==> flow/design.v <==
module Booth4(
    input   wire    [63:0]  A,
    input   wire    [2:0]   B_pp,
    output  reg     [64:0]  PP,
    output  wire    E,
    output  wire    S
);
    assign E = ((B_pp == 3'b000) || (A[63] == B_pp[2])) && (B_pp != 3'b111);
    assign S = B_pp[2];
    always @ (*) begin
        case (B_pp)
            3'b000: PP = 65'b0;
            3'b001: PP = {A[63], A};
            3'b010: PP = {A[63], A};
            3'b011: PP = {A, 1'b0};
            3'b100: PP = ~{A, 1'b0};
            3'b101: PP = ~{A[63], A};
            3'b110: PP = ~{A[63], A};
            3'b111: PP = ~65'b0;
        endcase
    end
endmodule
module booth_mul64(
    input   wire    clk,
    input   wire    nrst,
    input   wire    [63:0]  A,
    input   wire    [63:0]  B,
    output  reg     [127:0] P,
    input   wire    start,
    output  wire    ready
);
    localparam S_IDLE = 2'b00;
    localparam S_LOAD = 2'b01;
    localparam S_BUSY = 2'b10;
    localparam S_FINISH = 2'b11;
    reg [1:0] STATE;
    reg [1:0] next_state;
    reg [5:0] count;
    assign ready = (STATE == S_IDLE);
    reg [63:0] A_buf;
    reg [64:0] B_buf;
    reg [67:0] P_cur;
    reg [63:0] P_sft;
    reg [63:0] Ss;
    wire [64:0] PP;
    wire E, S;
    Booth4 enc(A_buf, B_buf[2:0], PP, E, S);
    always @ (*) begin
        next_state = STATE;
        if (STATE == S_IDLE && start == 1'b1)
            next_state = S_LOAD;
        if (STATE == S_LOAD)
            next_state = S_BUSY;
        if (STATE == S_BUSY && count == 6'd31)
            next_state = S_FINISH;
        if (STATE == S_FINISH)
            next_state = S_IDLE;
    end
    always @ (posedge clk or negedge nrst) begin
        if (~nrst) begin
            STATE <= S_IDLE;
        end
        else begin
            STATE <= next_state;
        end
    end
    always @ (posedge clk or negedge nrst) begin
        if (~nrst) begin
            count <= 6'd0;
        end
        else begin
            if (STATE == S_BUSY)
                count <= count + 1;
            else
                count <= 6'd0;
        end
    end
    always @ (posedge clk or negedge nrst) begin
        if (~nrst) begin
            A_buf <= 64'd0;
            B_buf <= 64'd0;
        end
        else begin
            if (next_state == S_LOAD) begin
                A_buf <= A;
                B_buf <= {B, 1'b0};
            end
            else if (STATE == S_BUSY) begin
                B_buf <= B_buf >> 2;
            end
        end
    end
    always @ (posedge clk or negedge nrst) begin
        if (~nrst) begin
            P_cur <= 68'd0;
            P_sft <= 64'd0;
        end
        else begin
            if (STATE == S_BUSY) begin
                if (count == 6'd0)
                    {P_cur, P_sft} <= {(P_cur + {E, ~E, ~E, PP}), P_sft} >> 2;
                else
                    {P_cur, P_sft} <= {(P_cur + {1'b1, E, PP}), P_sft} >> 2;
            end
            else begin
                P_cur <= 68'd0;
                P_sft <= 64'd0;
            end
        end
    end
    always @ (posedge clk or negedge nrst) begin
        if (~nrst) begin
            Ss <= 64'b0;
        end
        else begin
            if (STATE == S_BUSY) begin
                Ss <= {1'b0, S, Ss[63:2]};
            end
            else begin
                Ss <= 64'd0;
            end
        end
    end
    always @ (posedge clk or negedge nrst) begin
        if (~nrst) begin
            P <= 128'd0;
        end
        else begin
            if (STATE == S_FINISH) begin
                P <= {P_cur[63:0], P_sft} + Ss;
            end
            else if (next_state == S_LOAD) begin
                P <= 128'd0;
            end
        end
    end
endmodule
Settings: LEC_CHECK=0, CAP_MARGIN=20, CORE_MARGIN=2, CORE_UTILIZATION=70, SLEW_MARGIN=20; clock period 5.13 ns.
run.sh (not shown) runs the stock make flow with config.mk's settings and CLKGATE_MAP_FILE=.
Next try:
Settings changed: ABC_AREA from default to 1, CORE_UTILIZATION 70 to 72, CTS_CLUSTER_DIAMETER from default to 394, CTS_CLUSTER_SIZE from default to 10, HOLD_SLACK_MARGIN from default to 0.3, PLACE_DENSITY from default to 0.42, SETUP_SLACK_MARGIN from default to 0.26.
Clock period 5.13 ns to 2.22 ns, I/O delays scaled along.
=>
- Now the flow never finished: it broke off in clock tree synthesis
- synthesized cell count came out higher by well over a third
- synthesized area increases by a quarter to a third
- die area climbs by about a fifth
Next try:
Settings changed: ABC_AREA 1 to default, CORE_UTILIZATION 72 to 71, CTS_CLUSTER_DIAMETER 394 to default, CTS_CLUSTER_SIZE 10 to default, HOLD_SLACK_MARGIN 0.3 to default, PLACE_DENSITY 0.42 to default, SETUP_SLACK_MARGIN 0.26 to -0.27.
Clock period 2.22 ns to 3.34 ns, I/O delays scaled along.
Now the flow stopped in global routing on GRT-0116.
Die size goes down by 17%.
Area after synthesis is lower by 19%.
Synthesized cell count came out lower by 40%.
Next try:
Settings changed: CAP_MARGIN 20 to 25, CELL_PAD_IN_SITES_DETAIL_PLACEMENT from default to 1, CORE_ASPECT_RATIO from default to 0.77, CORE_UTILIZATION 71 to 40, GPL_TIMING_DRIVEN from default to 0, MIN_ROUTING_LAYER from default to met2, SETUP_SLACK_MARGIN -0.27 to default, SLEW_MARGIN 20 to 40.
Clock period 3.34 ns to 6.0 ns, I/O delays scaled along.
Effect:
- This time the run completed without violations
- die area goes up by 76%
- synthesized cell count is unchanged
- area after synthesis does not change
Next try:
Settings changed: CAP_MARGIN 25 to 20, CELL_PAD_IN_SITES_DETAIL_PLACEMENT 1 to default, CORE_ASPECT_RATIO 0.77 to default, CORE_UTILIZATION 40 to 70, CTS_CLUSTER_SIZE from default to 37, GPL_TIMING_DRIVEN 0 to default, MIN_ROUTING_LAYER met2 to default, SLEW_MARGIN 40 to 20.
Clock period 6.0 ns to 4.6 ns, I/O delays scaled along.
The new run completed with no timing, DRC or antenna violations. Count of clock-buffer cells in the layout fell by 6. Design area decreases by a few percent. Maximum frequency rises by a quarter to a third. Power came out higher by a quarter to a third. Routed wire length fell by about a fifth. Via count decreases by a quarter to a third.


Starts from the design.v that is shown in full above.
Settings: LEC_CHECK=0, ABC_AREA=1, CAP_MARGIN=20, CORE_MARGIN=2, CORE_UTILIZATION=72, CTS_CLUSTER_DIAMETER=394, CTS_CLUSTER_SIZE=10, PLACE_DENSITY=0.42, SETUP_SLACK_MARGIN=0.26, SLEW_MARGIN=20; clock period 2.22 ns.
The baseline did not get past clock tree synthesis on DPL-0033.
==> next run, changes <==
Settings changed: ABC_AREA 1 to unset, CORE_UTILIZATION 72 to 40, CTS_CLUSTER_DIAMETER 394 to unset, CTS_CLUSTER_SIZE 10 to unset, PLACE_DENSITY 0.42 to unset, SETUP_SLACK_MARGIN 0.26 to unset.
Clock period 2.22 ns to 5.13 ns, I/O delays scaled along.
Result: Now the flow produced a clean layout; area after synthesis decreases by 19%; synthesized cell count decreases by 40%; die area increases by 45%.
Power figures rest on the tool's default switching activity, not on a simulated workload.
